==> design/flow/design.v <==
`timescale 1ns / 1ps
module dsp_macro_1(
input         CLK,
input  [17:0] A,
input  [17:0] B,
input  [47:0] C,
output [47:0] P
);
reg signed [17:0] a_r, b_r;
reg        [47:0] c_r;
reg signed [35:0] m_r;
reg        [47:0] p_r0, p_r1, p_r2;
always @(posedge CLK) begin
	a_r  <= A;
	b_r  <= B;
	c_r  <= C;
	m_r  <= a_r * b_r;
	p_r0 <= {{12{m_r[35]}}, m_r} + c_r;
	p_r1 <= p_r0;
	p_r2 <= p_r1;
end
assign P = p_r2;
endmodule
`timescale 1ns / 1ps
module mul(
input clk, 
input [7:0] w, 
input [7:0] x, 
output[15:0] y
);
wire [17:0] dsp_A, dsp_B;
wire [47:0] dsp_P;
assign dsp_A = w[7]? {10'b11_1111_1111, w} : {10'b00_0000_0000, w};
assign dsp_B = x[7]? {10'b11_1111_1111, x} : {10'b00_0000_0000, x};
assign y = dsp_P[15:0];
dsp_macro_1 u_dsp(.CLK(clk), .A(dsp_A), .B(dsp_B), .C(48'b0), .P(dsp_P));
endmodule
`timescale 1ns / 1ps
module adder_tree(
input clk, 
input rstn,
input vld_i,
input [15:0] mul_00, 
input [15:0] mul_01, 
input [15:0] mul_02, 
input [15:0] mul_03, 
input [15:0] mul_04, 
input [15:0] mul_05, 
input [15:0] mul_06, 
input [15:0] mul_07,
input [15:0] mul_08, 
input [15:0] mul_09, 
input [15:0] mul_10, 
input [15:0] mul_11, 
input [15:0] mul_12, 
input [15:0] mul_13, 
input [15:0] mul_14, 
input [15:0] mul_15, 
input [15:0] mul_16,
input [15:0] mul_17,
input [15:0] mul_18, 
input [15:0] mul_19, 
input [15:0] mul_20, 
input [15:0] mul_21, 
input [15:0] mul_22, 
input [15:0] mul_23, 
input [15:0] mul_24, 
input [15:0] mul_25,
input [15:0] mul_26,
output[20:0] acc_o,
output       vld_o 
);
reg [16:0] y1_0;
reg [16:0] y1_1;
reg [16:0] y1_2;
reg [16:0] y1_3;
reg [16:0] y1_4;
reg [16:0] y1_5;
reg [16:0] y1_6;
reg [16:0] y1_7;
reg [16:0] y1_8;
reg [16:0] y1_9;
reg [16:0] y1_10;
reg [16:0] y1_11;
reg [16:0] y1_12;
reg [16:0] y1_13;
reg [17:0] y2_0;
reg [17:0] y2_1;
reg [17:0] y2_2;
reg [17:0] y2_3;
reg [17:0] y2_4;
reg [17:0] y2_5;
reg [17:0] y2_6;
reg [18:0] y3_0;
reg [18:0] y3_1;
reg [18:0] y3_2;
reg [18:0] y3_3;
reg [19:0] y4_0;
reg [19:0] y4_1;
reg [20:0] y5;
reg vld_i_d1, vld_i_d2, vld_i_d3, vld_i_d4, vld_i_d5;
always@(posedge clk, negedge rstn) begin
	if(!rstn) begin
		y1_0 <= 17'd0;
		y1_1 <= 17'd0;
		y1_2 <= 17'd0;
		y1_3 <= 17'd0;
		y1_4 <= 17'd0;
		y1_5 <= 17'd0;
		y1_6 <= 17'd0;
		y1_7 <= 17'd0;
		y1_8 <= 17'd0;
		y1_9 <= 17'd0;
		y1_10 <= 17'd0;
		y1_11 <= 17'd0;
		y1_12 <= 17'd0;
		y1_13 <= 17'd0;
	end
	else begin 
		y1_0 <= $signed(mul_00) + $signed(mul_01);
		y1_1 <= $signed(mul_02) + $signed(mul_03);
		y1_2 <= $signed(mul_04) + $signed(mul_05);
		y1_3 <= $signed(mul_06) + $signed(mul_07);
		y1_4 <= $signed(mul_08) + $signed(mul_09);
		y1_5 <= $signed(mul_10) + $signed(mul_11);
		y1_6 <= $signed(mul_12) + $signed(mul_13);
		y1_7 <= $signed(mul_14) + $signed(mul_15);
		y1_8 <= $signed(mul_16) + $signed(mul_17);
		y1_9 <= $signed(mul_18) + $signed(mul_19);
		y1_10 <= $signed(mul_20) + $signed(mul_21);
		y1_11 <= $signed(mul_22) + $signed(mul_23);
		y1_12 <= $signed(mul_24) + $signed(mul_25);
		y1_13 <= $signed(mul_26);
	end
end
always@(posedge clk, negedge rstn) begin
	if(!rstn) begin
		y2_0 <= 18'd0;
		y2_1 <= 18'd0;
		y2_2 <= 18'd0;
		y2_3 <= 18'd0;
		y2_4 <= 18'd0;
		y2_5 <= 18'd0;
		y2_6 <= 18'd0;		
	end
	else begin 
		y2_0 <= $signed(y1_0) + $signed(y1_1);
		y2_1 <= $signed(y1_2) + $signed(y1_3);
		y2_2 <= $signed(y1_4) + $signed(y1_5);
		y2_3 <= $signed(y1_6) + $signed(y1_7);
		y2_4 <= $signed(y1_8) + $signed(y1_9);
		y2_5 <= $signed(y1_10) + $signed(y1_11);
		y2_6 <= $signed(y1_12) + $signed(y1_13);
	end
end
always@(posedge clk, negedge rstn) begin
	if(!rstn) begin
		y3_0 <= 19'd0;
		y3_1 <= 19'd0;
		y3_2 <= 19'd0;
		y3_3 <= 19'd0;
	end
	else begin 
		y3_0 <= $signed(y2_0) + $signed(y2_1);
		y3_1 <= $signed(y2_2) + $signed(y2_3);
		y3_2 <= $signed(y2_4) + $signed(y2_5);
		y3_3 <= $signed(y2_6);
	end
end
always@(posedge clk, negedge rstn) begin
	if(!rstn) begin
		y4_0 <= 20'd0;
		y4_1 <= 20'd0;
	end
	else begin
		y4_0 <= $signed(y3_0) + $signed(y3_1);
		y4_1 <= $signed(y3_2) + $signed(y3_3);
    end
end
always@(posedge clk, negedge rstn) begin
	if(!rstn)
		y5 <= 21'd0;
	else
		y5 <= $signed(y4_0) + $signed(y4_1);
end
always@(posedge clk, negedge rstn) begin
	if(!rstn) begin
		vld_i_d1 <= 0;
		vld_i_d2 <= 0;
		vld_i_d3 <= 0;
		vld_i_d4 <= 0;
		vld_i_d5 <= 0;
	end
	else begin 
		vld_i_d1 <= vld_i   ;
		vld_i_d2 <= vld_i_d1;
		vld_i_d3 <= vld_i_d2;
		vld_i_d4 <= vld_i_d3;
		vld_i_d5 <= vld_i_d4;		
	end
end
assign vld_o = vld_i_d5;
assign acc_o = $signed(y5);
endmodule
`timescale 1ns / 1ps
module mac(
input clk, 
input rstn, 
input vld_i, 
input [215:0] win, 
input [215:0] din,
output[ 20:0] acc_o, 
output        vld_o
);
wire[15:0] y00;
wire[15:0] y01;
wire[15:0] y02;
wire[15:0] y03;
wire[15:0] y04;
wire[15:0] y05;
wire[15:0] y06;
wire[15:0] y07;
wire[15:0] y08;
wire[15:0] y09;
wire[15:0] y10;
wire[15:0] y11;
wire[15:0] y12;
wire[15:0] y13;
wire[15:0] y14;
wire[15:0] y15;
wire[15:0] y16;
wire[15:0] y17;
wire[15:0] y18;
wire[15:0] y19;
wire[15:0] y20;
wire[15:0] y21;
wire[15:0] y22;
wire[15:0] y23;
wire[15:0] y24;
wire[15:0] y25;
wire[15:0] y26;
reg vld_i_d0, vld_i_d1, vld_i_d2, vld_i_d3, vld_i_d4;
mul u_mul_00(.clk(clk), .w(win[  7:  0]),.x(din[  7:  0]),.y(y00));
mul u_mul_01(.clk(clk), .w(win[ 15:  8]),.x(din[ 15:  8]),.y(y01));
mul u_mul_02(.clk(clk), .w(win[ 23: 16]),.x(din[ 23: 16]),.y(y02));
mul u_mul_03(.clk(clk), .w(win[ 31: 24]),.x(din[ 31: 24]),.y(y03));
mul u_mul_04(.clk(clk), .w(win[ 39: 32]),.x(din[ 39: 32]),.y(y04));
mul u_mul_05(.clk(clk), .w(win[ 47: 40]),.x(din[ 47: 40]),.y(y05));
mul u_mul_06(.clk(clk), .w(win[ 55: 48]),.x(din[ 55: 48]),.y(y06));
mul u_mul_07(.clk(clk), .w(win[ 63: 56]),.x(din[ 63: 56]),.y(y07));
mul u_mul_08(.clk(clk), .w(win[ 71: 64]),.x(din[ 71: 64]),.y(y08));
mul u_mul_09(.clk(clk), .w(win[ 79: 72]),.x(din[ 79: 72]),.y(y09));
mul u_mul_10(.clk(clk), .w(win[ 87: 80]),.x(din[ 87: 80]),.y(y10));
mul u_mul_11(.clk(clk), .w(win[ 95: 88]),.x(din[ 95: 88]),.y(y11));
mul u_mul_12(.clk(clk), .w(win[103: 96]),.x(din[103: 96]),.y(y12));
mul u_mul_13(.clk(clk), .w(win[111:104]),.x(din[111:104]),.y(y13));
mul u_mul_14(.clk(clk), .w(win[119:112]),.x(din[119:112]),.y(y14));
mul u_mul_15(.clk(clk), .w(win[127:120]),.x(din[127:120]),.y(y15));
mul u_mul_16(.clk(clk), .w(win[135:128]),.x(din[135:128]),.y(y16));
mul u_mul_17(.clk(clk), .w(win[143:136]),.x(din[143:136]),.y(y17));
mul u_mul_18(.clk(clk), .w(win[151:144]),.x(din[151:144]),.y(y18));
mul u_mul_19(.clk(clk), .w(win[159:152]),.x(din[159:152]),.y(y19));
mul u_mul_20(.clk(clk), .w(win[167:160]),.x(din[167:160]),.y(y20));
mul u_mul_21(.clk(clk), .w(win[175:168]),.x(din[175:168]),.y(y21));
mul u_mul_22(.clk(clk), .w(win[183:176]),.x(din[183:176]),.y(y22));
mul u_mul_23(.clk(clk), .w(win[191:184]),.x(din[191:184]),.y(y23));
mul u_mul_24(.clk(clk), .w(win[199:192]),.x(din[199:192]),.y(y24));
mul u_mul_25(.clk(clk), .w(win[207:200]),.x(din[207:200]),.y(y25));
mul u_mul_26(.clk(clk), .w(win[215:208]),.x(din[215:208]),.y(y26));
always@(posedge clk, negedge rstn) begin
	if(!rstn) begin
	    vld_i_d0 <= 0;
		vld_i_d1 <= 0;
		vld_i_d2 <= 0;
		vld_i_d3 <= 0;
		vld_i_d4 <= 0;
	end
	else begin 
		vld_i_d0 <= vld_i   ;
		vld_i_d1 <= vld_i_d0;
		vld_i_d2 <= vld_i_d1;
		vld_i_d3 <= vld_i_d2;
		vld_i_d4 <= vld_i_d3;		
	end
end
adder_tree u_adder_tree(
. clk(clk), 
. rstn(rstn),
. vld_i(vld_i_d4),
. mul_00(y00), 
. mul_01(y01), 
. mul_02(y02), 
. mul_03(y03), 
. mul_04(y04), 
. mul_05(y05), 
. mul_06(y06), 
. mul_07(y07),
. mul_08(y08),
. mul_09(y09), 
. mul_10(y10), 
. mul_11(y11), 
. mul_12(y12), 
. mul_13(y13), 
. mul_14(y14), 
. mul_15(y15), 
. mul_16(y16),
. mul_17(y17), 
. mul_18(y18), 
. mul_19(y19), 
. mul_20(y20), 
. mul_21(y21), 
. mul_22(y22), 
. mul_23(y23), 
. mul_24(y24), 
. mul_25(y25),
. mul_26(y26),  
. acc_o(acc_o),
. vld_o(vld_o) 
);
endmodule
==> design/flow/run.sh <==
#!/bin/bash
# the make line also repeats each setting of config.mk as NAME=value (left out here)
make -C /OpenROAD-flow-scripts/flow DESIGN_CONFIG=/design/flow/config.mk WORK_HOME=/design/flow/orfs CLKGATE_MAP_FILE= finish
==> design/flow/config.mk <==
export PLATFORM = sky130hd
export DESIGN_NAME = mac
export DESIGN_NICKNAME = mac
export VERILOG_FILES = /design/flow/design.v
export SDC_FILE = /design/flow/constraint.sdc
export NUM_CORES = 4
export LEC_CHECK = 0
export CAP_MARGIN = 15
export CORE_MARGIN = 2
export CORE_UTILIZATION = 72
export CTS_CLUSTER_DIAMETER = 28
export CTS_CLUSTER_SIZE = 44
export HOLD_SLACK_MARGIN = -0.08
export SETUP_SLACK_MARGIN = -0.3
export SLEW_MARGIN = 20
==> design/flow/constraint.sdc <==
create_clock -name core_clock -period 4.41 [get_ports {clk}]
set_input_delay 0.8820 -clock core_clock [delete_from_list [all_inputs] [get_ports {clk}]]
set_output_delay 0.8820 -clock core_clock [all_outputs]
set_load 0.01 [all_outputs]
==> results of run 1 <==
per-layer routing:
metal	vias to the layer above	GRT usage, %
met5	-	0
met3	3797	7.257
met2	8146	69.93
li1	52890	-
met1	61800	41.49
met4	36	29.37
cell type report:
| type | instances | area share (%) |
|---|---|---|
| Antenna cell | 33 | 0.03959 |
| Clock buffer | 466 | 5.325 |
| Clock inverter | 311 | 1.837 |
| Inverter | 3383 | 6.094 |
| Multi-Input combinational cell | 9433 | 49.85 |
| Sequential cell | 2669 | 27.06 |
| Tap cell | 3026 | 1.815 |
| Timing Repair Buffer | 1985 | 7.983 |
repair_timing:
action | 4_1_cts | 5_1_grt
setup buffers | 103 | 114
endpoints found under the hold margin | 0 | 30
pin swaps | 588 | 733
gates resized | 739 | 1037
endpoints found under the setup margin | 133 | 170
hold buffers | 0 | 1
per-stage QoR:
| step | util, % | instance area (µm²) | hold slack, ns | cells |
|---|---|---|---|---|
| after floorplan | - | 167300 | 0.3096 | 15600 |
| after global placement | 80.74 | 185600 | 0.3097 | 20350 |
| after detailed placement | 80.74 | 185600 | 0.3121 | 20350 |
| after CTS | 88.69 | 203900 | -0.008108 | 21190 |
| after global routing | 90.72 | 208600 | 0.2483 | 21290 |
| final | 90.74 | 208600 | 0.2469 | 21310 |
==> notes.md, run 1 <==
run results: worst r2r dst u_mul_21.u_dsp.m_r[15], status complete, but fails checks, dominant kind of combinational cell adder cells, worst hold path endpoint u_mul_22.u_dsp.p_r0[12], Sink Count 2669, Max-area cell share 25.98%, cell family with most CP delay adder cells, Nets 22220, # IOs 457, Sum Neg Setup Slack -91.57 ns, via count 126700, routability congestion estimate 0.9755, Via-to-Cell Ratio 5.945, ys flop type dfxtp_1, Synth mux share 0.02556%, post-synthesis compound-gate area fraction 4.862%, max-cap violations 0, most frequent cell after synthesis inv_1, vias in the first global route 137500, synth cell count leaders inv_1, dfxtp_1, ha_1, worst path bufs/invs 6, biggest area cells dfxtp_1, fa_1, ha_1, dfrtp_1, inv_1, slowest stage cell on the critical path fa_1, gr ovfl total 0, Die Ht 484.8 µm, Syn Area/Cell 10.67 µm², DR WL/cell 24.57 µm, Core Rows 176, Data arrival, critical path 6.43 ns, DRT Pass-1 Iters 6, slowest stage delay, CP 0.71 ns, crit end category register, f_max 183.0 MHz, met2 WL post-DR 258700 µm, largest net degree at the start of global routing 126, Hold Path Cell Cnt 0, H-tree depth 5, gr usage total 39.35%, Setup crit start kind register, Fillers 8375, Post-DRT Antenna Nets 0, HPWL after detailed placement 299900 µm, max-slew violation count 0, CTS tree built, fraction of the mapped netlist area in adder cells 37.92%, Setup crit end u_mul_21.u_dsp.m_r[15], Mapped Area 166500 µm², crit path time final 5.465 ns, die area 235100 µm², Clock Path Buffers 4, Layout Skew 0.1011 ns, Syn Nets 19920, cts bufs inserted 424, CORE AREA 229900 µm², Cell variety after synth 68, pre-placement core utilization 72.40%, ys cells 15600, first-pass GRT wire length 727400 µm, Detailed Route WL 523500 µm, area leader, netlist dfxtp_1, synthesis-to-layout area growth 25.32%, RSZ-0062 raised after global routing true, initial drt markers 10720, sequential-to-total area share from yosys stat 33.63%, Yosys chip area 166500 µm², Port Buffers 456, Setup CP Type reg2reg, ys async rst share 19.07%, Clock Tree Root clkbuf_16, Critical Path Source u_mul_21.u_dsp.a_r[5], Slew @ Worst Pin 1.062 ns, pre-CTS WS -0.9286 ns, Hold Crit Class reg2reg, XOR/XNOR Fraction of Synth Area 5.893%, worst-skew pair later-pin latency 1.05 ns, met3 wire length 40670 µm, synthesized instance count 15600, Final Cycle Share 123.9%, Die X 484.8 µm, flip-flops with a built-in enable 0, Register Area 56450 µm², critical path depth 18, antenna violations before repair 53, Hold Crit Start u_mul_22.u_dsp.m_r[12], uppermost layer routed met5, Slew HR 28.80%, Simple Share, Synth 9.786%, # setup viols final 194, reg2reg start u_mul_21.u_dsp.a_r[5], FF-to-FF setup slack -1.05 ns, CP max FO 4, Setup WS post-layout -1.055 ns, # DRC 0, CP dominant cell by count fa_1, Yosys reg bits 2669, number of OpenROAD warnings 35, final-report hold violation count 0, critical path cell sequence buf_6 > buf_4 > nand2_1 > fa_1 > inv_1 > fa_1 > ha_1 > fa_1 > fa_1 > inv_1 > fa_1 > inv_1 > ha_1 > buf_4 > nor2_1 > o31ai_4 > o41ai_4 > xnor2_1, wl on met1 168900 µm, Reg2Reg Depth 18, Yosys Warn Count 3, Logic cell area 104000 µm², SO Faults setup timing, Clk pin slew, worst setup/hold paths 0.07 ns, CP Data Required Time 5.37 ns
==> inputs of run 2 (changes only) <==
- CAP_MARGIN: 15 -> 20
- CTS_CLUSTER_DIAMETER: 28 -> 25
- CTS_CLUSTER_SIZE: 44 -> 14
- HOLD_SLACK_MARGIN: -0.08 -> default
- PLACE_DENSITY_LB_ADDON: default -> 0.2
- SETUP_SLACK_MARGIN: -0.3 -> 1.44
- TNS_END_PERCENT: default -> 5
- clock period: 4.41 -> 5.09 ns (I/O delays scaled with it)
==> run 2 against run 1 <==
Compared with the run above:
- still fails the layout checks on setup timing
- flip-flop count is the same
- count of clock-buffer cells in the layout grew 172
- clock skew is 0.037 ns lower
- die size is the same
- critical path depth rose by 1
- hold slack got worse by 0.19 ns
- global-route usage fell by 3.6 points
- cell count is 4.8% lower
- highest routed layer unchanged
==> notes.md, run 2 <==
run results: status complete, but fails checks, SO Faults setup timing, post-synthesis compound-gate area fraction 4.862% (unchanged), critical path depth 19 (+1), fraction of the mapped netlist area in adder cells 37.92% (unchanged), Layout Skew 0.06391 ns (-0.03718 ns), crit end category register, gr usage total 35.74% (-3.6 points), Port Buffers 456 (unchanged), Simple Share, Synth 9.786% (unchanged), synth cell count leaders inv_1, dfxtp_1, ha_1, Syn Nets 19920 (unchanged), H-tree depth 6 (+1), die area 235100 µm² (unchanged), CTS tree built, flip-flops with a built-in enable 0 (unchanged), CP max FO 6 (+2), Slew @ Worst Pin 0.8200 ns (-0.2417 ns), CP Data Required Time 5.93 ns (+0.56 ns), Synth mux share 0.02556% (unchanged), Post-DRT Antenna Nets 0 (unchanged), hold_ws 0.05749 ns (-0.1894 ns), reg2reg start u_mul_25.u_dsp.b_r[4], dominant kind of combinational cell adder cells, area leader, netlist dfxtp_1, Yosys chip area 166500 µm² (unchanged), Setup CP Type reg2reg, # setup viols final 22 (-89%), antenna violations before repair 39 (-26%), CORE AREA 229900 µm² (unchanged), Sink Count 2669 (unchanged), Die Ht 484.8 µm (unchanged), Post-Place Cells 19230 (-5.5%), slowest stage cell on the critical path fa_1, slowest stage delay, CP 0.54 ns (-0.17 ns), via count 114500 (-9.6%), gr ovfl total 0 (unchanged), number of OpenROAD warnings 38 (+8.6%), met1 GRT Util 40.34% (-1.2 points), initial drt markers 8023 (-25%), crit path time final 5.293 ns (-0.1721 ns), GRT busiest layer met2, Data arrival, critical path 6.13 ns (-0.30 ns), sequential-to-total area share from yosys stat 33.63% (unchanged), ys flop type dfxtp_1, cts bufs inserted 548 (+29%), Reg2Reg Depth 19 (+1), vias in the first global route 127600 (-7.2%), CP dominant cell by count fa_1, Via-to-Cell Ratio 5.644 (-5.1%), Cell variety after synth 68 (unchanged), Yosys Warn Count 3 (unchanged), Setup WS post-layout -0.2028 ns (+0.8521 ns), biggest area cells dfxtp_1, fa_1, ha_1, dfrtp_1, inv_1, Sum Neg Setup Slack -1.558 ns (+90.01 ns), DRT Pass-1 Iters 6 (unchanged), worst r2r dst u_mul_25.u_dsp.m_r[14], Nets 21130 (-4.9%), ys async rst share 19.07% (unchanged), pre-placement core utilization 72.40% (unchanged), # DRC 0 (unchanged), Final Cycle Share 104.0% (-20 points), Mapped Area 166500 µm² (unchanged), HPWL after detailed placement 271200 µm (-9.6%), most frequent cell after synthesis inv_1, Hold Crit Class in2async, RSZ-0062 raised after global routing true, routability congestion estimate 0.9267 (-5.0%), max-cap violations 0 (unchanged), Setup crit start kind register, Yosys reg bits 2669 (unchanged), # IOs 457 (unchanged), Detailed Route WL 437800 µm (-16%), ys cells 15600 (unchanged), Syn Area/Cell 10.67 µm² (unchanged), FF-to-FF setup slack -0.20 ns (+0.85 ns), largest net degree at the start of global routing 114 (-9.5%), Clock Tree Root clkbuf_16, DR WL/cell 21.57 µm (-12%), M3 GR Usage 5.931% (-1.3 points), Critical Path Source u_mul_25.u_dsp.b_r[4], final-report hold violation count 0 (unchanged), pre-CTS WS -0.1330 ns (+0.7956 ns), routing usage on met2 62.07% (-7.9 points), critical path cell sequence buf_4 > and2_4 > fa_1 > inv_1 > fa_1 > inv_1 > ha_1 > inv_1 > fa_1 > fa_1 > fa_1 > inv_1 > ha_4 > or2_2 > o22a_4 > a41oi_4 > a21oi_2 > xor2_1 > buf_4, Clock Path Buffers 4 (unchanged), synthesized instance count 15600 (unchanged), synthesis-to-layout area growth 20.44%, Clk pin slew, worst setup/hold paths 0.05 ns (-0.02 ns), worst-skew pair later-pin latency 0.98 ns (-0.07 ns), Die X 484.8 µm (unchanged), Slew HR 45.15% (+16 points), worst path bufs/invs 6 (unchanged), Setup crit end u_mul_25.u_dsp.m_r[14], max-slew violation count 0 (unchanged), f_max 188.9 MHz (+3.3%), Core Rows 176 (unchanged), cell family with most CP delay adder cells, Max-area cell share 25.98% (unchanged), Post-Layout Cell Count 20290 (-4.8%), first-pass GRT wire length 663700 µm (-8.8%), XOR/XNOR Fraction of Synth Area 5.893% (unchanged)
## run 2: layout make-up
class	instances	area [µm²]
well taps	3026	3786
flip-flops and latches	2669	56440
clock buffers	638	14730
inverters	3383	12720
fillers	10020	29420
clock inverters	348	4248
diodes	25	62.56
multi-input cells	9433	101300
repair buffers	768	7173
## run 2: routing by layer
| layer | up-vias | part of all wire (%) |
|---|---|---|
| li1 | 50800 | - |
| met1 | 56310 | 35 |
| met2 | 5217 | 50 |
| met3 | 2181 | 6.4 |
| met4 | 16 | 8.4 |
| met5 | - | 0.024 |
## run 2: metrics by stage
| step | util [%] | area, µm² |
|---|---|---|
| after CTS | 86.22 | 198200 |
| after floorplan | - | 166700 |
| after global routing | 87.19 | 200500 |
| final | 87.20 | 200500 |
| after global placement | 76.84 | 176600 |
| after detailed placement | 76.84 | 176600 |
## run 2: timing repair
| item | 4_1_cts | 5_1_grt |
|---|---|---|
| gates resized | 645 | 553 |
| hold buffers | 0 | 0 |
| setup buffers | 27 | 19 |
| setup endpoints to repair | 260 | 270 |
| pin swaps | 381 | 341 |
==> inputs of run 3 (changes only) <==
- CELL_PAD_IN_SITES_GLOBAL_PLACEMENT: default -> 0
- CORE_ASPECT_RATIO: default -> 0.84
- CORE_UTILIZATION: 72 -> 51
- CTS_CLUSTER_DIAMETER: 25 -> 109
- CTS_CLUSTER_SIZE: 14 -> default
- GPL_ROUTABILITY_DRIVEN: default -> 1
- GPL_TIMING_DRIVEN: default -> 0
- MIN_ROUTING_LAYER: default -> met1
- PLACE_DENSITY: default -> 0.68
- PLACE_DENSITY_LB_ADDON: 0.2 -> default
- SETUP_SLACK_MARGIN: 1.44 -> default
- SLEW_MARGIN: 20 -> 0
- TNS_END_PERCENT: 5 -> default
- clock period: 5.09 -> 3.46 ns (I/O delays scaled with it)
==> run 3 against run 2 <==
Compared with the run above:
- the layout still fails its checks (setup timing)
- clock skew fell by 0.019 ns
- cell count rose by 4.7%
- sequential share of layout area up 0.59 points
- hold slack improved by 0.17 ns
- die size grew 41%
- cell area down 1.4%
==> notes.md, run 3 <==
run results: worst path bufs/invs 4 (-2), Post-Place Cell Area 180800 µm² (+2.4%), crit end category register, CP Data Required Time 4.26 ns (-1.67 ns), worst-skew pair later-pin latency 0.90 ns (-0.08 ns), most frequent cell after synthesis inv_1, Simple Share, Synth 9.786% (unchanged), post-route cell area 197700 µm² (-1.4%), pre-CTS WS -1.916 ns (-1.783 ns), gr usage total 20.48% (-15 points), max-slew violation count 0 (unchanged), vias in the first global route 106800 (-16%), CP max FO 8 (+2), critical path depth 17 (-2), largest net degree at the start of global routing 121 (+6.1%), Setup crit end u_mul_09.u_dsp.m_r[15], # setup viols final 263 (+1100%), Hold Crit Start din[17], Yosys Warn Count 3 (unchanged), Die Ht 527.6 µm (+8.8%), Die X 627.3 µm (+29%), Mapped Area 166500 µm² (unchanged), Clock Path Buffers 4 (unchanged), Setup WS post-layout -1.619 ns (-1.416 ns), initial drt markers 3955 (-51%), FF-to-FF setup slack -1.62 ns (-1.42 ns), synth cell count leaders inv_1, dfxtp_1, ha_1, Max-area cell share 25.98% (unchanged), # IOs 457 (unchanged), Nets 20970 (-0.74%), first-pass GRT wire length 545800 µm (-18%), ys flop type dfxtp_1, HPWL after detailed placement 266500 µm (-1.8%), critical path cell sequence and2_4 > fa_2 > inv_4 > buf_6 > fa_1 > inv_1 > fa_1 > inv_2 > fa_1 > fa_1 > fa_2 > xnor2_2 > xnor2_2 > xor2_2 > xnor2_2 > xnor2_2 > xnor2_2, f_max 196.9 MHz (+4.2%), Yosys chip area 166500 µm² (unchanged), status complete, but fails checks, Slew HR 36.13% (-9.0 points), Via-to-Cell Ratio 4.784 (-15%), reg2reg start u_mul_09.u_dsp.a_r[16], pre-placement core utilization 51.17% (-21 points), CTS tree built, post-synthesis compound-gate area fraction 4.862% (unchanged), DRT Pass-1 Iters 5 (-1), via count 101600 (-11%), Clock Tree Root clkbuf_16, dominant kind of combinational cell adder cells, XOR/XNOR Fraction of Synth Area 5.893% (unchanged), Layout Skew 0.04519 ns (-0.01872 ns), sequential-to-total area share from yosys stat 33.63% (unchanged), Port Buffers 456 (unchanged), routability congestion estimate 0.8761 (-5.5%), final-report hold violation count 0 (unchanged), Fillers 26370 (+160%), max-cap violations 0 (unchanged), Data arrival, critical path 5.87 ns (-0.26 ns), Setup crit start kind register, cts bufs inserted 273 (-50%), RSZ-0062 raised after global routing true, Hold Crit Class in2reg, Util after Layout 60.78% (-26 points), Critical Path Source u_mul_09.u_dsp.a_r[16], slowest stage delay, CP 0.61 ns (+0.07 ns), Cell variety after synth 68 (unchanged), cell family with most CP delay adder cells, Logic cell area 104400 µm² (+3.1%), worst r2r dst u_mul_09.u_dsp.m_r[15], ys cells 15600 (unchanged), CORE AREA 325300 µm² (+41%), Register Area 56810 µm² (+0.67%), Syn Area/Cell 10.67 µm² (unchanged), SO Faults setup timing, Hold Path Cell Cnt 1, worst hold path endpoint u_mul_02.u_dsp.b_r[1], synthesis-to-layout area growth 18.77%, flip-flops with a built-in enable 0 (unchanged), Slew @ Worst Pin 0.9451 ns (+0.1252 ns), gr ovfl total 0 (unchanged), Setup CP Type reg2reg, ys async rst share 19.07% (unchanged), Clk pin slew, worst setup/hold paths 0.07 ns (+0.02 ns), Final Cycle Share 146.8% (+43 points), DR WL/cell 15.71 µm (-27%), die area 331000 µm² (+41%), slowest stage cell on the critical path fa_2, number of OpenROAD warnings 42 (+11%), biggest area cells dfxtp_1, fa_1, ha_1, dfrtp_1, inv_1, hold_ws 0.2267 ns (+0.1692 ns), Sink Count 2669 (unchanged), CP dominant cell by count xnor2_2, H-tree depth 5 (-1), Yosys reg bits 2669 (unchanged), fraction of the mapped netlist area in adder cells 37.92% (unchanged), Synth mux share 0.02556% (unchanged), Reg2Reg Depth 17 (-2), crit path time final 5.079 ns (-0.2136 ns), Core Rows 192 (+9.1%), antenna violations before repair 12 (-69%), synthesized instance count 15600 (unchanged), Syn Nets 19920 (unchanged), Post-DRT Antenna Nets 0 (unchanged), Detailed Route WL 333700 µm (-24%), # DRC 0 (unchanged), area leader, netlist dfxtp_1
==> run 3: cell type report <==
cell class | count | share of cell area, %
multi-input cells | 9433 | 52.83
flip-flops and latches | 2669 | 28.74
inverters | 3383 | 6.441
repair buffers | 824 | 4.013
clock buffers | 356 | 3.999
well taps | 4365 | 2.763
clock inverters | 139 | 0.7835
plain buffers | 63 | 0.4127
diodes | 13 | 0.01646
==> run 3: per-layer routing <==
layer	track usage, %	up-vias	share of wire, %
met5	0	-	0.095
met4	6.912	2	3.6
met3	2.161	485	3.1
met2	35.19	1338	49
met1	26.99	49570	44
li1	-	50240	-
==> run 3: per-stage QoR <==
| stage | TNS [ns] | cells |
|---|---|---|
| after floorplan | -182.28 | 15600 |
| after global routing | -284.57 | 21240 |
| after global placement | - | 20420 |
| after detailed placement | -269.86 | 20430 |
| after CTS | -244.71 | 21130 |
| final | -242.02 | 21250 |
==> run 3: what timing repair did <==
| action | 4_1_cts | 5_1_grt |
|---|---|---|
| buffers inserted | 249 | 120 |
| pin swaps | 641 | 483 |
| setup endpoints to repair | 270 | 271 |
| endpoints found under the hold margin | 58 | 0 |
| resized | 809 | 633 |
| hold buffers | 1 | 0 |
==> inputs of run 4 (changes only) <==
- ABC_AREA: default -> 1
- CORE_ASPECT_RATIO: 0.84 -> default
- CORE_UTILIZATION: 51 -> 72
- CTS_CLUSTER_DIAMETER: 109 -> 51
- CTS_CLUSTER_SIZE: default -> 13
- GPL_TIMING_DRIVEN: 0 -> default
- PLACE_DENSITY: 0.68 -> default
- PLACE_DENSITY_LB_ADDON: default -> 0.28
- SETUP_SLACK_MARGIN: default -> 1.29
- clock period: 3.46 -> 4.89 ns (I/O delays scaled with it)
==> run 4 against run 3 <==
Compared with the run above:
- synthesized area up 5.4%
- register-to-register slack better by 1.1 ns
- still fails the layout checks on setup timing
- cell area up 5.0%
==> notes.md, run 4 <==
run results: status complete, but fails checks, SO Faults setup timing, Setup WS post-layout -0.5085 ns (+1.111 ns), Slew @ Worst Pin 1.085 ns (+0.1403 ns), max-slew violation count 0 (unchanged), Critical Path Source u_mul_24.u_dsp.a_r[16], Core Rows 181 (-5.7%), largest net degree at the start of global routing 124 (+2.5%), Setup crit start kind register, die area 247700 µm² (-25%), area leader, netlist dfxtp_1, # setup viols final 68 (-74%), Setup CP Type reg2reg, # IOs 457 (unchanged), CTS tree built, via count 134500 (+32%), synthesized instance count 19400 (+24%), flip-flops with a built-in enable 0 (unchanged), Via-to-Cell Ratio 5.604 (+17%), Post-DRT Antenna Nets 0 (unchanged), Nets 24930 (+19%), Detailed Route WL 484600 µm (+45%), CP Data Required Time 5.78 ns (+1.52 ns), post-route cell area 207700 µm² (+5.0%), RSZ-0062 raised after global routing true, routability congestion estimate 0.9694 (+11%), Yosys reg bits 2669 (unchanged), ys cells 19400 (+24%), Simple Share, Synth 11.79% (+2.0 points), Yosys Warn Count 3 (unchanged), number of OpenROAD warnings 34 (-19%), Layout Skew 0.07747 ns (+0.03228 ns), worst r2r dst u_mul_24.u_dsp.m_r[15], dominant kind of combinational cell adder cells, Synth mux share 0% (-0.026 points), crit end category register, sequential-to-total area share from yosys stat 31.90% (-1.7 points), XOR/XNOR Fraction of Synth Area 4.287% (-1.6 points), Mapped Area 175500 µm² (+5.4%), final-report hold violation count 0 (unchanged), initial drt markers 12110 (+210%), Cell variety after synth 49 (-28%), first-pass GRT wire length 682100 µm (+25%), synth cell count leaders inv_1, nand2_1, dfxtp_1, biggest area cells dfxtp_1, fa_1, ha_1, inv_1, nand2_1, CTS Hold Buffers Added 0 (-1), FF-to-FF setup slack -0.51 ns (+1.11 ns), DR WL/cell 20.19 µm (+29%), Post-Place Cells 23200 (+14%), Sum Neg Setup Slack -8.637 ns (+233.38 ns), gr usage total 34.24% (+14 points), slowest stage cell on the critical path fa_1, Yosys chip area 175500 µm² (+5.4%), Data arrival, critical path 6.28 ns (+0.41 ns), antenna violations before repair 23 (+11), CP dominant cell by count fa_1, Setup crit end u_mul_24.u_dsp.m_r[15], crit path time final 5.399 ns (+0.3193 ns), pre-placement core utilization 72.29% (+21 points), ys async rst share 19.07% (unchanged), Clk pin slew, worst setup/hold paths 0.06 ns (about the same), critical path cell sequence nand2_2 > inv_1 > fa_1 > inv_1 > fa_1 > inv_1 > fa_1 > fa_1 > fa_1 > inv_1 > fa_1 > inv_1 > ha_4 > nand2_4 > nor2_4 > nand3_2 > nand3_2 > nand3_1 > nand2_1, cts bufs inserted 305 (+12%), Port Buffers 456 (unchanged), max-cap violations 0 (unchanged), cell family with most CP delay adder cells, slowest stage delay, CP 0.63 ns (+0.02 ns), Syn Nets 23720 (+19%), Clock Path Buffers 4 (unchanged), fraction of the mapped netlist area in adder cells 35.96% (-2.0 points), Hold Crit Class in2async, synthesis-to-layout area growth 18.33%, H-tree depth 5 (unchanged), # DRC 0 (unchanged), Fillers 11490 (-56%), CORE AREA 242800 µm² (-25%), ys flop type dfxtp_1, vias in the first global route 137300 (+29%), Max-area cell share 24.64% (-1.3 points), Util after Layout 85.54% (+25 points), Syn Area/Cell 9.049 µm² (-15%), worst path bufs/invs 5 (+1), gr ovfl total 0 (unchanged), Reg2Reg Depth 19 (+2), Die X 497.7 µm (-21%), Post-Place Cell Area 188100 µm² (+4.0%), Final Cycle Share 110.4% (-36 points), DRT Pass-1 Iters 10 (+5), HPWL after detailed placement 312100 µm (+17%), Clock Tree Root clkbuf_16, Sink Count 2669 (unchanged), worst-skew pair later-pin latency 0.96 ns (+0.06 ns), critical path depth 19 (+2), CP max FO 7 (-1), post-synthesis compound-gate area fraction 4.075% (-0.79 points), most frequent cell after synthesis inv_1, Die Ht 497.7 µm (-5.7%), f_max 185.2 MHz (-5.9%), Post-Layout Cell Count 24000 (+13%), hold_ws 0.1121 ns (-0.1146 ns), reg2reg start u_mul_24.u_dsp.a_r[16], Slew HR 27.64% (-8.5 points)
-- run 4: per-layer routing --
metal	GRT usage [%]	vias to the layer above	part of all wire, %
li1	-	59940	-
met1	40.56	64520	35
met2	60.60	7157	49
met3	4.846	2875	7.1
met4	17.68	18	8.0
met5	0	-	0.063
-- run 4: cell type report --
cell class | count | area (µm²) | area share (%)
Antenna cell | 15 | 37.54 | 0.01807
Timing Repair Buffer | 1340 | 11980 | 5.768
Sequential cell | 2669 | 56670 | 27.29
Multi-Input combinational cell | 11190 | 106500 | 51.28
Clock buffer | 389 | 8205 | 3.951
Inverter | 5102 | 19220 | 9.257
Clock inverter | 91 | 1050 | 0.5055
Tap cell | 3202 | 4006 | 1.929
-- run 4: what timing repair did --
item / CTS / global route
buffers inserted: 125 / 186
setup endpoints to repair: 270 / 273
pin swaps: 551 / 776
gates cloned: 0 / 0
resized: 956 / 1368
-- run 4: stage by stage --
stage	setup WS [ns]
after floorplan	0.08044
after global placement	-0.08976
after detailed placement	-0.2230
after CTS	-0.1209
after global routing	-0.6003
final	-0.5085
==> inputs of run 5 (changes only) <==
- CELL_PAD_IN_SITES_GLOBAL_PLACEMENT: 0 -> default
- CTS_CLUSTER_DIAMETER: 51 -> 370
- CTS_CLUSTER_SIZE: 13 -> 95
- GPL_ROUTABILITY_DRIVEN: 1 -> default
- MIN_ROUTING_LAYER: met1 -> default
- PLACE_DENSITY: default -> 0.88
- PLACE_DENSITY_LB_ADDON: 0.28 -> default
- SETUP_SLACK_MARGIN: 1.29 -> default
- SLEW_MARGIN: 0 -> 20
- clock period: 4.89 -> 4.23 ns (I/O delays scaled with it)
==> run 5 against run 4 <==
Compared with the run above:
- the run now fails in global routing (5_1_grt)
- die size unchanged
- synthesized cell count is the same
- synthesized area stayed put
==> notes.md, run 5 <==
yosys + openroad results -> pre-CTS WS -0.9369 ns (-0.7139 ns), die area 247700 µm² (unchanged), routability congestion estimate 0.9531 (-1.7%), Clock Path Buffers 3 (-1), Core Rows 181 (unchanged), synth cell count leaders inv_1, nand2_1, dfxtp_1, most frequent cell after synthesis inv_1, Cell variety after synth 49 (unchanged), Mapped Area 175500 µm² (unchanged), Synth mux share 0% (unchanged), Yosys chip area 175500 µm² (unchanged), biggest area cells dfxtp_1, fa_1, ha_1, inv_1, nand2_1, Max-area cell share 24.64% (unchanged), fraction of the mapped netlist area in adder cells 35.96% (unchanged), Die X 497.7 µm (unchanged), HPWL after detailed placement 350000 µm (+12%), Syn Area/Cell 9.049 µm² (unchanged), Port Buffers 456 (unchanged), synthesized instance count 19400 (unchanged), # IOs 457 (unchanged), Die Ht 497.7 µm (unchanged), Simple Share, Synth 11.79% (unchanged), Clock Tree Root clkbuf_16, ys async rst share 19.07% (unchanged), H-tree depth 2 (-3), pre-placement core utilization 72.29% (unchanged), cts bufs inserted 34 (-89%), flip-flops with a built-in enable 0 (unchanged), post-synthesis compound-gate area fraction 4.075% (unchanged), Yosys reg bits 2669 (unchanged), Syn Nets 23720 (unchanged), Sink Count 2669 (unchanged), Yosys Warn Count 3 (unchanged), sequential-to-total area share from yosys stat 31.90% (unchanged), status aborted with a tool error, ys cells 19400 (unchanged), XOR/XNOR Fraction of Synth Area 4.287% (unchanged), CORE AREA 242800 µm² (unchanged), area leader, netlist dfxtp_1, dominant kind of combinational cell adder cells, ys flop type dfxtp_1, Last stage global routing (5_1_grt)
-- run 5: timing repair --
action                                 in CTS
gates cloned                                0
endpoints found under the hold margin      56
setup buffers                             239
setup endpoints to repair                 227
hold buffers                                1
pin swaps                                1033
gates resized                            1847
-- run 5: metrics by stage --
step                hold slack [ns]  std cells  TNS (ns)  instance area (µm²)
global placement             0.3097      24160    -81.32               196500
floorplan                    0.3096      19400    -36.68               179000
CTS                          0.1137      24400    -82.05               205300
detailed placement           0.3121      24160   -107.66               196500
==> inputs of run 6 (changes only) <==
- CAP_MARGIN: 20 -> 5
- CELL_PAD_IN_SITES_DETAIL_PLACEMENT: default -> 0
- CELL_PAD_IN_SITES_GLOBAL_PLACEMENT: default -> 3
- CORE_ASPECT_RATIO: default -> 1.04
- CORE_UTILIZATION: 72 -> 47
- CTS_CLUSTER_DIAMETER: 370 -> 109
- CTS_CLUSTER_SIZE: 95 -> default
- GPL_ROUTABILITY_DRIVEN: default -> 0
- GPL_TIMING_DRIVEN: default -> 0
- HOLD_SLACK_MARGIN: default -> 0.15
- MAX_ROUTING_LAYER: default -> met5
- MIN_ROUTING_LAYER: default -> met2
- PLACE_DENSITY: 0.88 -> 0.68
- SETUP_SLACK_MARGIN: default -> -0.01
- SLEW_MARGIN: 20 -> 35
- clock period: 4.23 -> 3.46 ns (I/O delays scaled with it)
==> run 6 against run 5 <==
Compared with the run above:
- synthesized cell count stayed put
- the layout now fails its checks (setup timing)
- synthesized area stayed put
- die size is 53% higher
==> notes.md, run 6 <==
run results: met2 WL post-DR 228600 µm, CTS tree built, synthesized instance count 19400 (unchanged), critical path depth 21, uppermost layer routed met5, RSZ-0062 raised after global routing true, CORE AREA 371100 µm² (+53%), reg2reg start u_mul_22.u_dsp.a_r[16], area leader, netlist dfxtp_1, cts bufs inserted 290 (+750%), HPWL after detailed placement 322900 µm (-7.8%), Syn Area/Cell 9.049 µm² (unchanged), Slew @ Worst Pin 0.8294 ns, DRT Pass-1 Iters 20, Syn Nets 23720 (unchanged), ys cells 19400 (unchanged), Sink Count 2669 (unchanged), slowest stage delay, CP 0.53 ns, status complete, but fails checks, Post-DRT Antenna Nets 0, biggest area cells dfxtp_1, fa_1, ha_1, inv_1, nand2_1, Final Cycle Share 150.0%, dominant kind of combinational cell adder cells, Util after Layout 57.24%, most frequent cell after synthesis inv_1, antenna violations before repair 0, Clock Tree Root clkbuf_16, first-pass GRT wire length 667400 µm, Mapped Area 175500 µm² (unchanged), Core Rows 228 (+26%), max-slew violation count 0, Setup CP Type reg2reg, met3 wire length 160200 µm, worst hold path endpoint u_mul_16.u_dsp.b_r[1], Setup WS post-layout -1.732 ns, Simple Share, Synth 11.79% (unchanged), FF-to-FF setup slack -1.73 ns, Via-to-Cell Ratio 6.406, pre-placement core utilization 47.29% (-25 points), Reg2Reg Depth 21, synth cell count leaders inv_1, nand2_1, dfxtp_1, sequential-to-total area share from yosys stat 31.90% (unchanged), # DRC 0, f_max 192.6 MHz, largest net degree at the start of global routing 84, gr ovfl total 0, Yosys chip area 175500 µm² (unchanged), XOR/XNOR Fraction of Synth Area 4.287% (unchanged), via count 165700, crit path time final 5.192 ns, Slew HR 44.31%, ys flop type dfxtp_1, cell family with most CP delay adder cells, synthesis-to-layout area growth 21.03%, Max-area cell share 24.64% (unchanged), Setup crit end u_mul_22.u_dsp.m_r[15], Die X 603.2 µm (+21%), Setup crit start kind register, # setup viols final 272, CP max FO 8, Port Buffers 456 (unchanged), Hold Crit Class in2reg, critical path cell sequence buf_12 > nand2_8 > inv_4 > fa_1 > inv_2 > fa_1 > inv_1 > fa_1 > fa_1 > fa_1 > inv_1 > fa_1 > inv_2 > ha_4 > a21o_1 > a31oi_1 > nand2_1 > a31oi_4 > inv_1 > nand2_1 > nand2_2, Nets 24960, Clock Path Buffers 4 (+1), worst path bufs/invs 7, number of OpenROAD warnings 34, Cell variety after synth 49 (unchanged), Hold Path Cell Cnt 1, fraction of the mapped netlist area in adder cells 35.96% (unchanged), final-report hold violation count 0, Die Ht 627.2 µm (+26%), SO Faults setup timing, Sum Neg Setup Slack -263.14 ns, Layout Skew 0.05473 ns, hold_ws 0.2030 ns, pre-CTS WS -2.151 ns (-1.214 ns), # IOs 457 (unchanged), die area 378300 µm² (+53%), Data arrival, critical path 5.99 ns, Synth mux share 0% (unchanged), CP Data Required Time 4.26 ns, slowest stage cell on the critical path fa_1, CP dominant cell by count fa_1, flip-flops with a built-in enable 0 (unchanged), worst r2r dst u_mul_22.u_dsp.m_r[15], ys async rst share 19.07% (unchanged), wl on met1 0 µm, max-cap violations 0, Detailed Route WL 413500 µm, vias in the first global route 191500, H-tree depth 5 (+3), worst-skew pair later-pin latency 0.95 ns, Critical Path Source u_mul_22.u_dsp.a_r[16], Yosys reg bits 2669 (unchanged), Yosys Warn Count 3 (unchanged), Clk pin slew, worst setup/hold paths 0.07 ns, Hold Crit Start din[129], post-synthesis compound-gate area fraction 4.075% (unchanged), DR WL/cell 15.98 µm, gr usage total 33.30%, crit end category register, initial drt markers 17310
[run 6: final cells by class]
| class | instances | area [µm²] |
|---|---|---|
| fillers | 33280 | 158700 |
| flip-flops and latches | 2669 | 56320 |
| clock buffers | 377 | 8224 |
| clock inverters | 152 | 1972 |
| plain buffers | 333 | 3468 |
| well taps | 4945 | 6187 |
| diodes | 55 | 137.6 |
| multi-input cells | 11190 | 106800 |
| repair buffers | 1048 | 10020 |
| inverters | 5102 | 19240 |
[run 6: what timing repair did]
item | in CTS | in global routing
setup endpoints to repair | 275 | 285
pin swaps | 615 | 432
gates resized | 919 | 617
buffers inserted | 256 | 116
endpoints found under the hold margin | 273 | 0
hold buffers | 217 | 0
[run 6: layer usage]
layer / up-vias / global-route usage, %
met3: 2318 / 44.30
li1: 59750 / -
met2: 39140 / 41.17
met1: 64490 / -
met4: 54 / 3.998
met5: - / 3.936
[run 6: per-stage QoR]
stage,cells,instance area (µm²)
after CTS,25740,210000
after floorplan,19400,182300
after detailed placement,24800,193200
after global routing,25820,212300
after global placement,24800,193000
final,25870,212400
==> inputs of run 7 (changes only) <==
- ABC_AREA: 1 -> default
- CAP_MARGIN: 5 -> 20
- CELL_PAD_IN_SITES_DETAIL_PLACEMENT: 0 -> default
- CELL_PAD_IN_SITES_GLOBAL_PLACEMENT: 3 -> default
- CORE_ASPECT_RATIO: 1.04 -> default
- CORE_UTILIZATION: 47 -> 32
- CTS_CLUSTER_DIAMETER: 109 -> default
- GPL_ROUTABILITY_DRIVEN: 0 -> default
- GPL_TIMING_DRIVEN: 0 -> default
- HOLD_SLACK_MARGIN: 0.15 -> default
- MAX_ROUTING_LAYER: met5 -> default
- MIN_ROUTING_LAYER: met2 -> default
- PLACE_DENSITY: 0.68 -> default
- SETUP_SLACK_MARGIN: -0.01 -> default
- SLEW_MARGIN: 35 -> 20
- clock period: 3.46 -> 9.04 ns (I/O delays scaled with it)
==> run 7 against run 6 <==
Compared with the run above:
- sequential share of layout area rose by 3.0 points
- synthesized area is 5.2% lower
- global-route usage decreased by 20 points
- core utilization decreased by 21 points
- now clean on timing, DRC and antenna
- critical path type unchanged
- worst setup slack gained 5.3 ns
- first-iteration DRC count is 79% lower
- non-clock buffer count is 917 lower
- critical path depth decreased by 3
==> notes.md, run 7 <==
run results: status finished clean, HPWL after detailed placement 283600 µm (-12%), Layout Skew 0.07828 ns (+0.02356 ns), cts bufs inserted 300 (+3.4%), crit end category register, Mapped Area 166500 µm² (-5.2%), ys async rst share 19.07% (unchanged), biggest area cells dfxtp_1, fa_1, ha_1, dfrtp_1, inv_1, worst r2r dst u_mul_03.u_dsp.m_r[14], RSZ-0062 raised after global routing false, CORE AREA 517600 µm² (+39%), first-pass GRT wire length 561900 µm (-16%), max-cap violations 0 (unchanged), Syn Nets 19920 (-16%), flip-flops with a built-in enable 0 (unchanged), Nets 20570 (-18%), Via-to-Cell Ratio 4.227 (-34%), H-tree depth 5 (unchanged), post-synthesis compound-gate area fraction 4.862% (+0.79 points), ys cells 15600 (-20%), Slew HR 30.97% (-13 points), Syn Area/Cell 10.67 µm² (+18%), reg2reg start u_mul_03.u_dsp.a_r[16], f_max 182.5 MHz (-5.3%), slowest stage cell on the critical path fa_1, Yosys reg bits 2669 (unchanged), Post-CTS Resized 0 (-100%), synthesis-to-layout area growth 14.03%, via count 99180 (-40%), synthesized instance count 15600 (-20%), synth cell count leaders inv_1, dfxtp_1, ha_1, Sum Neg Setup Slack 0 ns (+263.14 ns), critical path depth 18 (-14%), critical path cell sequence nand2_1 > fa_1 > inv_1 > fa_1 > fa_1 > inv_1 > fa_1 > inv_1 > fa_1 > inv_1 > fa_1 > inv_1 > ha_1 > and2_1 > a31oi_1 > o21ai_1 > o41ai_1 > xnor2_1, dominant kind of combinational cell adder cells, Max-area cell share 25.98% (+1.3 points), FF-to-FF setup slack 3.56 ns (+5.29 ns), Setup crit end u_mul_03.u_dsp.m_r[14], Die Ht 725.2 µm (+16%), Hold Path Cell Cnt 0 (-1), Slew @ Worst Pin 1.028 ns (+0.1987 ns), ys flop type dfxtp_1, Sink Count 2669 (unchanged), gr ovfl total 0 (unchanged), pre-CTS WS 3.597 ns (+5.747 ns), initial drt markers 3652 (-79%), XOR/XNOR Fraction of Synth Area 5.893% (+1.6 points), area leader, netlist dfxtp_1, Die X 725.2 µm (+20%), CP dominant cell by count fa_1, Data arrival, critical path 6.31 ns (+0.32 ns), fraction of the mapped netlist area in adder cells 37.92% (+2.0 points), CTS tree built, Final Cycle Share 60.61% (-89 points), # IOs 457 (unchanged), CTS Hold Buffers Added 0 (-100%), # DRC 0 (unchanged), Critical Path Source u_mul_03.u_dsp.a_r[16], die area 526000 µm² (+39%), CP Data Required Time 9.88 ns (+5.62 ns), DRT Pass-1 Iters 5 (-75%), Reg2Reg Depth 18 (-14%), routability congestion estimate 0.8491, Synth mux share 0.02556% (+0.026 points), Setup crit start kind register, slowest stage delay, CP 0.63 ns (+0.10 ns), Clock Path Buffers 4 (unchanged), Fillers 51160 (+54%), # setup viols final 0 (-100%), vias in the first global route 106400 (-44%), max-slew violation count 0 (unchanged), Hold Crit Class reg2reg, Port Buffers 456 (unchanged), pre-placement core utilization 32.16% (-15 points), Yosys Warn Count 3 (unchanged), crit path time final 5.480 ns (+0.2881 ns), Post-DRT Antenna Nets 0 (unchanged), Post-CTS Repair Setup Buffers 0 (-100%), cell family with most CP delay adder cells, Hold Crit Start u_mul_21.u_dsp.p_r1[14], largest net degree at the start of global routing 166 (+98%), Detailed Route WL 344100 µm (-17%), Yosys chip area 166500 µm² (-5.2%), Clock Tree Root clkbuf_16, most frequent cell after synthesis inv_1, Simple Share, Synth 9.786% (-2.0 points), number of OpenROAD warnings 33 (-2.9%), Setup WS post-layout 3.560 ns (+5.292 ns), worst-skew pair later-pin latency 0.93 ns (-0.02 ns), final-report hold violation count 0 (unchanged), Setup CP Type reg2reg, Clk pin slew, worst setup/hold paths 0.06 ns (about the same), sequential-to-total area share from yosys stat 33.63% (+1.7 points), Cell variety after synth 68 (+39%), worst hold path endpoint u_mul_21.u_dsp.p_r2[14], antenna violations before repair 32 (+32), DR WL/cell 14.67 µm (-8.2%), worst path bufs/invs 5 (-2), Core Rows 264 (+16%), gr usage total 13.26% (-20 points), CP max FO 8 (unchanged)
==> run 7: per-layer routing <==
metal	wire length, µm	GRT usage [%]
met1	150200	16.41
met2	166300	23.09
met3	14630	2.266
met4	13000	4.906
met5	41	0
==> run 7: layout make-up <==
cell class,count,area (µm²),area share (%)
clock inverter,146,1898,1.000
multi-input combinational,9433,97350,51.29
timing repair buffer,464,4654,2.452
sequential,2669,55980,29.49
inverter,3383,12700,6.690
tap,6916,8653,4.559
clock buffer,392,8432,4.442
antenna,58,145.1,0.07646
==> run 7: per-stage QoR <==
stage | hold slack, ns | utilization [%] | std cells | instance area [µm²]
after floorplan | 0.3096 | - | 15600 | 166500
after global placement | 0.3095 | 34.65 | 22870 | 179300
after detailed placement | 0.3121 | 34.65 | 22870 | 179300
after CTS | 0.2977 | 36.64 | 23400 | 189700
after global routing | 0.3020 | 36.67 | 23460 | 189800
final | 0.3054 | 36.67 | 23460 | 189800
==> inputs of run 8 (changes only) <==
- CAP_MARGIN: 20 -> 15
- CELL_PAD_IN_SITES_DETAIL_PLACEMENT: default -> 2
- CORE_MARGIN: 2 -> 6
- CORE_UTILIZATION: 32 -> 52
- GPL_ROUTABILITY_DRIVEN: default -> 0
- GPL_TIMING_DRIVEN: default -> 0
- HOLD_SLACK_MARGIN: default -> 0.23
- MAX_ROUTING_LAYER: default -> met4
- MIN_ROUTING_LAYER: default -> met2
- PLACE_DENSITY_LB_ADDON: default -> 0.14
- SETUP_SLACK_MARGIN: default -> 0.41
- clock period: 9.04 -> 5.44 ns (I/O delays scaled with it)
==> run 8 against run 7 <==
Compared with the run above:
- the run now fails in detailed placement (3_5_place_dp)
- die size decreased by 37%
- synthesized cell count unchanged
- synthesized area unchanged
==> notes.md, run 8 <==
yosys + openroad results -> Last stage detailed placement (3_5_place_dp), fraction of the mapped netlist area in adder cells 37.92% (unchanged), sequential-to-total area share from yosys stat 33.63% (unchanged), Syn Area/Cell 10.67 µm² (unchanged), status aborted with a tool error, synthesized instance count 15600 (unchanged), # IOs 457 (unchanged), Yosys chip area 166500 µm² (unchanged), Syn Nets 19920 (unchanged), Core Rows 207 (-22%), Port Buffers 456 (unchanged), die area 333800 µm² (-37%), dominant kind of combinational cell adder cells, Yosys reg bits 2669 (unchanged), Die Ht 577.8 µm (-20%), ys flop type dfxtp_1, Die X 577.8 µm (-20%), pre-placement core utilization 52.29% (+20 points), CORE AREA 318300 µm² (-39%), synth cell count leaders inv_1, dfxtp_1, ha_1, Max-area cell share 25.98% (unchanged), Synth mux share 0.02556% (unchanged), Mapped Area 166500 µm² (unchanged), ys cells 15600 (unchanged), ys async rst share 19.07% (unchanged), most frequent cell after synthesis inv_1, post-synthesis compound-gate area fraction 4.862% (unchanged), flip-flops with a built-in enable 0 (unchanged), area leader, netlist dfxtp_1, Simple Share, Synth 9.786% (unchanged), Stop Error [ERROR DPL-0033] detailed placement checks failed during check placement., biggest area cells dfxtp_1, fa_1, ha_1, dfrtp_1, inv_1, Yosys Warn Count 3 (unchanged), Cell variety after synth 68 (unchanged), XOR/XNOR Fraction of Synth Area 5.893% (unchanged)
[run 8: through the flow]
| step | worst slack [ns] | cells | hold slack [ns] |
|---|---|---|---|
| floorplan | 0.3802 | 15600 | 0.3096 |
| global placement | -20.09 | 20240 | 0.3100 |
==> inputs of run 9 (changes only) <==
- ABC_AREA: default -> 1
- CAP_MARGIN: 15 -> 5
- CELL_PAD_IN_SITES_GLOBAL_PLACEMENT: default -> 3
- CORE_ASPECT_RATIO: default -> 1.04
- CORE_MARGIN: 6 -> 2
- CORE_UTILIZATION: 52 -> 47
- CTS_CLUSTER_DIAMETER: default -> 109
- GPL_ROUTABILITY_DRIVEN: 0 -> 1
- HOLD_SLACK_MARGIN: 0.23 -> 0.15
- MAX_ROUTING_LAYER: met4 -> met5
- PLACE_DENSITY: default -> 0.68
- PLACE_DENSITY_LB_ADDON: 0.14 -> default
- SETUP_SLACK_MARGIN: 0.41 -> 0.79
- SLEW_MARGIN: 20 -> 35
- clock period: 5.44 -> 3.46 ns (I/O delays scaled with it)
==> run 9 against run 8 <==
Compared with the run above:
- the run fails in clock tree synthesis (4_1_cts)
- synthesized cell count is 24% higher
- die size is 13% higher
- synthesized area is 5.4% higher
==> notes.md, run 9 <==
yosys + openroad results -> ys async rst share 19.07% (unchanged), ys flop type dfxtp_1, fraction of the mapped netlist area in adder cells 35.96% (-2.0 points), sequential-to-total area share from yosys stat 31.90% (-1.7 points), Core Rows 228 (+10%), post-synthesis compound-gate area fraction 4.075% (-0.79 points), Yosys Warn Count 3 (unchanged), Syn Area/Cell 9.049 µm² (-15%), dominant kind of combinational cell adder cells, Last stage clock tree synthesis (4_1_cts), status aborted with a tool error, Post-Place Cell Area 193200 µm², synth cell count leaders inv_1, nand2_1, dfxtp_1, flip-flops with a built-in enable 0 (unchanged), biggest area cells dfxtp_1, fa_1, ha_1, inv_1, nand2_1, synthesized instance count 19400 (+24%), Simple Share, Synth 11.79% (+2.0 points), routability congestion estimate 0.9274, Post-Place Cells 24800, # IOs 457 (unchanged), Synth mux share 0% (-0.026 points), area leader, netlist dfxtp_1, pre-placement core utilization 47.29% (-5.0 points), Port Buffers 456 (unchanged), Die X 603.2 µm (+4.4%), die area 378300 µm² (+13%), most frequent cell after synthesis inv_1, Yosys chip area 175500 µm² (+5.4%), Die Ht 627.2 µm (+8.6%), pre-CTS WS -2.365 ns, Syn Nets 23720 (+19%), CORE AREA 371100 µm² (+17%), XOR/XNOR Fraction of Synth Area 4.287% (-1.6 points), ys cells 19400 (+24%), HPWL after detailed placement 487400 µm, Max-area cell share 24.64% (-1.3 points), Cell variety after synth 49 (-28%), Stop Error [ERROR DPL-0033] detailed placement checks failed during check placement., Yosys reg bits 2669 (unchanged), Mapped Area 175500 µm² (+5.4%)
==> run 9: per-stage QoR <==
stage | hold WS (ns) | utilization, % | TNS (ns)
2_1_floorplan | 0.3096 | - | -180.14
3_3_place_gp | 0.3096 | 52.02 | -
3_5_place_dp | 0.3132 | 52.07 | -333.28
==> inputs of run 10 (changes only) <==
- CAP_MARGIN: 5 -> 35
- CELL_PAD_IN_SITES_GLOBAL_PLACEMENT: 3 -> 1
- CORE_ASPECT_RATIO: 1.04 -> 1.52
- CORE_MARGIN: 2 -> 7
- CORE_UTILIZATION: 47 -> 40
- CTS_CLUSTER_DIAMETER: 109 -> default
- GPL_ROUTABILITY_DRIVEN: 1 -> default
- HOLD_SLACK_MARGIN: 0.15 -> 0.2
- MIN_ROUTING_LAYER: met2 -> default
- PLACE_DENSITY: 0.68 -> default
- PLACE_DENSITY_LB_ADDON: default -> 0.09
- SETUP_SLACK_MARGIN: 0.79 -> default
- TNS_END_PERCENT: default -> 15
- clock period: 3.46 -> 6.0 ns (I/O delays scaled with it)
==> run 10 against run 9 <==
Compared with the run above:
- the run now finishes clean
- synthesized area is the same
- die size grew 21%
- synthesized cell count is the same
==> notes.md, run 10 <==
run results: Die Ht 830.7 µm (+32%), Port Buffers 456 (unchanged), Hold Crit Class reg2reg, CP Data Required Time 6.80 ns, Data arrival, critical path 6.71 ns, number of OpenROAD warnings 28, hold_ws 0.2875 ns, CTS tree built, max-cap violations 0, Layout Skew 0.06339 ns, largest net degree at the start of global routing 79, antenna violations before repair 40, # IOs 457 (unchanged), Syn Nets 23720 (unchanged), Post-Place Cell Area 187500 µm² (-3.0%), Slew HR 40.99%, FF-to-FF setup slack 0.09 ns, Core Rows 299 (+31%), ys cells 19400 (unchanged), flip-flops with a built-in enable 0 (unchanged), worst r2r dst u_mul_03.u_dsp.m_r[15], area leader, netlist dfxtp_1, worst path bufs/invs 6, Cell variety after synth 49 (unchanged), cell family with most CP delay adder cells, Detailed Route WL 507700 µm, Synth mux share 0% (unchanged), Setup CP Type reg2reg, RSZ-0062 raised after global routing true, worst hold path endpoint u_mul_18.u_dsp.p_r1[5], gr ovfl total 0, initial drt markers 3032, Sink Count 2669, Clock Tree Root clkbuf_16, ys flop type dfxtp_1, H-tree depth 5, Critical Path Source u_mul_03.u_dsp.a_r[16], Yosys Warn Count 3 (unchanged), max-slew violation count 0, cts bufs inserted 277, vias in the first global route 149800, critical path cell sequence clkbuf_4 > nand2_1 > fa_1 > inv_1 > fa_1 > fa_1 > inv_1 > fa_1 > inv_1 > fa_1 > inv_1 > fa_1 > inv_1 > ha_1 > nand2_1 > nor3_1 > nand2_1 > nand2_1 > a31oi_1 > nand3_1 > nand2_1, # DRC 0, ys async rst share 19.07% (unchanged), Simple Share, Synth 11.79% (unchanged), Post-DRT Antenna Nets 0, sequential-to-total area share from yosys stat 31.90% (unchanged), CP max FO 8, Post-CTS Repair Setup Buffers 0, CORE AREA 436600 µm² (+18%), Hold Path Cell Cnt 0, worst-skew pair later-pin latency 0.98 ns, post-synthesis compound-gate area fraction 4.075% (unchanged), die area 457900 µm² (+21%), Syn Area/Cell 9.049 µm² (unchanged), gr usage total 22.39%, routability congestion estimate 0.8409 (-9.3%), post-route cell area 197600 µm², Yosys chip area 175500 µm² (unchanged), Slew @ Worst Pin 0.8843 ns, Nets 24450, f_max 169.3 MHz, synthesis-to-layout area growth 12.60%, synth cell count leaders inv_1, nand2_1, dfxtp_1, crit path time final 5.906 ns, Clk pin slew, worst setup/hold paths 0.07 ns, XOR/XNOR Fraction of Synth Area 4.287% (unchanged), DRT Pass-1 Iters 7, Die X 551.3 µm (-8.6%), Via-to-Cell Ratio 4.754, status finished clean, Max-area cell share 24.64% (unchanged), synthesized instance count 19400 (unchanged), fraction of the mapped netlist area in adder cells 35.96% (unchanged), final-report hold violation count 0, dominant kind of combinational cell adder cells, DR WL/cell 19.42 µm, Reg2Reg Depth 21, critical path depth 21, Clock Path Buffers 4, Mapped Area 175500 µm² (unchanged), Yosys reg bits 2669 (unchanged), Setup crit end u_mul_03.u_dsp.m_r[15], via count 124300, slowest stage delay, CP 0.66 ns, Final Cycle Share 98.43%, pre-placement core utilization 40.20% (-7.1 points), biggest area cells dfxtp_1, fa_1, ha_1, inv_1, nand2_1, Setup crit start kind register, slowest stage cell on the critical path fa_1, most frequent cell after synthesis inv_1, Hold Crit Start u_mul_18.u_dsp.p_r0[5], HPWL after detailed placement 419500 µm (-14%), first-pass GRT wire length 813000 µm, # setup viols final 0, CP dominant cell by count fa_1, reg2reg start u_mul_03.u_dsp.a_r[16], crit end category register
## run 10: final cells by class
class | instances | area [µm²]
diodes | 75 | 187.7
plain buffers | 415 | 1848
clock buffers | 352 | 7795
clock inverters | 156 | 2105
fillers | 47400 | 239000
inverters | 5102 | 19160
multi-input cells | 11190 | 98580
flip-flops and latches | 2669 | 55990
well taps | 5719 | 7156
repair buffers | 465 | 4800
## run 10: metal layers
layer	routed length [µm]	vias to the layer above	track usage, %
met5	109	-	0
met4	18830	18	7.278
met3	11950	746	2.153
met2	284300	1268	44.93
met1	192500	63370	24.22
li1	-	58890	-
## run 10: through the flow
| step | setup TNS [ns] | utilization [%] | std cells | setup WS (ns) |
|---|---|---|---|---|
| final | 0 | 45.26 | 26150 | 0.09443 |
| after global placement | - | 42.88 | 25570 | -20.62 |
| after floorplan | 0 | - | 19400 | 0.9298 |
| after CTS | 0 | 45.22 | 26080 | 0.03028 |
| after global routing | -1.016 | 45.26 | 26140 | -0.2339 |
| after detailed placement | -0.6293 | 42.96 | 25580 | -0.2902 |
## run 10: what timing repair did
| item | 4_1_cts | 5_1_grt |
|---|---|---|
| gates resized | 5 | 25 |
| endpoints found under the setup margin | 9 | 30 |
| hold buffers | 1 | 0 |
| cloned | 0 | 0 |
| hold endpoints to repair | 6 | 0 |
